== job 101 ==
==> flow/design.v (excerpt) <==
module datapath(clk, rst, sw, seg0, seg1,seg2,seg3, mem_addr, mem_wdata, mem_we, mem_rdata);
Size: roughly 3200 cells after synthesis, about 83 I/O pins, ~0.030 sq mm of cells after synthesis.
make LEC_CHECK=0 CAP_MARGIN=30 CELL_PAD_IN_SITES_DETAIL_PLACEMENT=1 CELL_PAD_IN_SITES_GLOBAL_PLACEMENT=3 CORE_MARGIN=2 CORE_UTILIZATION=40 GPL_ROUTABILITY_DRIVEN=1 PLACE_DENSITY=0.37 SLEW_MARGIN=20 finish   # period 9.3 ns
run.sh (not shown) runs the stock make flow with config.mk's settings and CLKGATE_MAP_FILE=.
Changes in job 102 relative to job 101:
-- flow/config.mk --
<<< job 101, line 8
export CAP_MARGIN = 30
export CELL_PAD_IN_SITES_DETAIL_PLACEMENT = 1
export CELL_PAD_IN_SITES_GLOBAL_PLACEMENT = 3
>>> job 102, line 8
export CAP_MARGIN = 20
<<< job 101, line 12
export CORE_UTILIZATION = 40
export GPL_ROUTABILITY_DRIVEN = 1
export PLACE_DENSITY = 0.37
>>> job 102, line 10
export CORE_UTILIZATION = 65
export MAX_ROUTING_LAYER = met4
export SETUP_SLACK_MARGIN = 1.14
### Flow results
- On worst setup slack, job 101 loses to job 102.
- As far as hold buffer count at cts goes, job 101 and job 102 are indistinguishable; the numbers are identical.
- Global placer's final weighted congestion ended up 6.8% higher on job 102 than on job 101.
- Job 102: global-route usage 19 points above job 101
- In the reports for job 102 and job 101, the smaller via count of the first global-routing pass belongs to job 101.
- Summary: hold slack, job 102 worse than job 101
- Job 102 gives less data required time at the worst endpoint than job 101 did.
- Count of buffering cells on the critical path with inverters included: lower on job 101
## Diff of input files: job 103 against job 102
-- flow/config.mk --
<<< job 102, line 8
>>> job 103, line 8
export ABC_AREA = 1
<<< job 102, line 10
export CORE_UTILIZATION = 65
>>> job 103, line 11
export CORE_UTILIZATION = 70
<<< job 102, line 12
export SETUP_SLACK_MARGIN = 1.14
>>> job 103, line 13
export PLACE_DENSITY_LB_ADDON = 0.01
==> flow/constraint.sdc <==
create_clock -name core_clock -period 7.9 [get_ports {clk}]
set_input_delay 1.5800 -clock core_clock [delete_from_list [all_inputs] [get_ports {clk}]]
set_output_delay 1.5800 -clock core_clock [all_outputs]
set_load 0.01 [all_outputs]
--- outcome ---
Seen in the log of job 103: GRT-0232 during 5_1_grt, after which the run never completed. Diff job 102 -> job 103: distinct cell type count after synthesis lost 33, mux contribution to synthesized area now smaller. Job 103 vs job 102 — fraction of the mapped netlist area in simple logic gates rose 7.4 points.
Edits applied to the flow inputs when going from job 103 to job 104:
-- flow/config.mk --
<<< job 103, line 8
export ABC_AREA = 1
>>> job 104, line 8
<<< job 103, line 11
export CORE_UTILIZATION = 70
>>> job 104, line 10
export CORE_UTILIZATION = 72
export CTS_CLUSTER_SIZE = 79
<<< job 103, line 14
>>> job 104, line 14
export SETUP_SLACK_MARGIN = -0.45
==> flow/constraint.sdc <==
create_clock -name core_clock -period 8.63 [get_ports {clk}]
set_input_delay 1.7260 -clock core_clock [delete_from_list [all_inputs] [get_ports {clk}]]
set_output_delay 1.7260 -clock core_clock [all_outputs]
set_load 0.01 [all_outputs]
Notes after the runs:
The flow completed for job 104, but it is not clean: the layout still shows negative setup slack. [compare] base=job 103 new=job 104: maximum clock insertion buffer count closely matched the old numbers, area of the mapped netlist now smaller, floorplan utilization shows an increase of 1.7 points, synthesized-area fraction occupied by and/or/nand/nor cells saw a decrease. Delta (job 104 minus job 103): cell total in the yosys stat output dropped 768; portion of the post-synthesis area used by sequential elements grew by 0.23 points.
--- input diff job 104..job 105 ---
-- flow/config.mk --
<<< job 104, line 10
export CORE_UTILIZATION = 72
export CTS_CLUSTER_SIZE = 79
>>> job 105, line 10
export CORE_UTILIZATION = 70
export CTS_CLUSTER_SIZE = 47
<<< job 104, line 14
export SETUP_SLACK_MARGIN = -0.45
>>> job 105, line 14
export SETUP_SLACK_MARGIN = 2.57
### Flow results
Compared with job 104, in job 105 detailed route wirelength on metal2 went up by about 9%, global-route usage went up 0.79 points, transition at the pin with the smallest max-transition slack went down by 0.095 ns, shortest clock period the worst path allows after layout down 0.44 ns. The layout from job 105, despite a flow that completed every stage, fails the layout checks, with the failing checks listed as negative setup slack. Final cell count for job 105 is higher than for job 104. Relative to job 104, total core area has increased by 0.0011 sq mm in job 105. Between job 104 and job 105, the non-clock buffer count is lower for job 104.

red:
datapath again, from the RTL that the note above started with.
Settings: LEC_CHECK=0, CAP_MARGIN=15, CELL_PAD_IN_SITES_GLOBAL_PLACEMENT=1, CORE_ASPECT_RATIO=1.77, CORE_MARGIN=4, CORE_UTILIZATION=30, CTS_CLUSTER_DIAMETER=274, GPL_TIMING_DRIVEN=0, PLACE_DENSITY_LB_ADDON=0.05, SETUP_SLACK_MARGIN=1.16, SLEW_MARGIN=20; clock period 5.03 ns.
From the logs: red reached the end of the flow and failed the layout checks with negative setup slack.
--- input diff red..blue ---
# red
export LEC_CHECK = 0
export CAP_MARGIN = 15
export CELL_PAD_IN_SITES_GLOBAL_PLACEMENT = 1
export CORE_ASPECT_RATIO = 1.77
export CORE_MARGIN = 4
export CORE_UTILIZATION = 30
export CTS_CLUSTER_DIAMETER = 274
export GPL_TIMING_DRIVEN = 0
export PLACE_DENSITY_LB_ADDON = 0.05
export SETUP_SLACK_MARGIN = 1.16
export SLEW_MARGIN = 20
create_clock -name core_clock -period 5.03 [get_ports {clk}]
# blue
export LEC_CHECK = 0
export CAP_MARGIN = 20
export CORE_MARGIN = 2
export CORE_UTILIZATION = 59
export SETUP_SLACK_MARGIN = -0.45
export SLEW_MARGIN = 20
create_clock -name core_clock -period 6.19 [get_ports {clk}]
==> results <==
blue had finished all stages when the layout checks came back failing, citing max-capacitance violations, max-slew violations, negative setup slack.
Final cell area excluding filler cells ended up 1600 sq um lower on blue than on red.
On worst slack at placement: blue sits above red.
blue ends up with lower critical path depth than red does.
### blue -> green
# blue
export LEC_CHECK = 0
export CAP_MARGIN = 20
export CORE_MARGIN = 2
export CORE_UTILIZATION = 59
export SETUP_SLACK_MARGIN = -0.45
export SLEW_MARGIN = 20
create_clock -name core_clock -period 6.19 [get_ports {clk}]
# green
export LEC_CHECK = 0
export CAP_MARGIN = 20
export CORE_MARGIN = 4
export CORE_UTILIZATION = 59
export SLEW_MARGIN = 20
create_clock -name core_clock -period 9.23 [get_ports {clk}]
==> results <==
- Every stage of blue finished as expected; the final checks, on the other hand, flagged max-capacitance violations, max-slew violations, negative setup slack, which means the layout fails.
- Both conditions hold for green: the flow ran to the end and the final layout passed the timing, design-rule and antenna checks.
- Max signed area change from the synthesized netlist to the final layout across blue and green: blue
- [compare] base=blue new=green: worst setup slack went up 3.08 ns.
For orange, these inputs were changed with respect to green:
# green
export LEC_CHECK = 0
export CAP_MARGIN = 20
export CORE_MARGIN = 4
export CORE_UTILIZATION = 59
export SLEW_MARGIN = 20
create_clock -name core_clock -period 9.23 [get_ports {clk}]
# orange
export LEC_CHECK = 0
export CAP_MARGIN = 20
export CORE_MARGIN = 4
export CORE_UTILIZATION = 72
export CTS_CLUSTER_DIAMETER = 372
export CTS_CLUSTER_SIZE = 99
export SLEW_MARGIN = 20
create_clock -name core_clock -period 3.48 [get_ports {clk}]
- Going from green to orange, the minimum setup slack after placement was found to have gone down by 4.96 ns.
- Looking at total number of placement rows, orange sits below green.
- orange ends up with a die size that is 17% lower than in green.
- orange: it failed with a tool error in clock tree synthesis, so there are no final results.
- Summary of orange over green: global placement routability congestion +15%, synthesis area per yosys now sits at about the same level, post-placement cell area climbed 5400 sq um.
> inputs changed (orange -> purple)
# orange
export LEC_CHECK = 0
export CAP_MARGIN = 20
export CORE_MARGIN = 4
export CORE_UTILIZATION = 72
export CTS_CLUSTER_DIAMETER = 372
export CTS_CLUSTER_SIZE = 99
export SLEW_MARGIN = 20
create_clock -name core_clock -period 3.48 [get_ports {clk}]
# purple
export LEC_CHECK = 0
export CAP_MARGIN = 20
export CORE_MARGIN = 4
export CORE_UTILIZATION = 40
export SLEW_MARGIN = 20
create_clock -name core_clock -period 9.3 [get_ports {clk}]
==> results <==
purple: flow completed, timing, DRC and antenna clean
Taking purple over orange, the placeable core area ratio works out to 1.8.
In purple the count of standard-cell rows turned out 25 higher than in orange.
Diff purple..orange | area fraction in full adders, half adders and majority gates | negligible
Relative to orange, fraction of the core area occupied by cells at floorplan has decreased by 32 points in purple.
As far as summed standard-cell area reported by yosys goes, purple and orange are indistinguishable; the numbers are identical.
Die area, orange and purple: smaller value in orange
Cmp purple vs orange: worst setup slack after placement higher in purple
Count of state elements after synthesis: orange vs purple identical
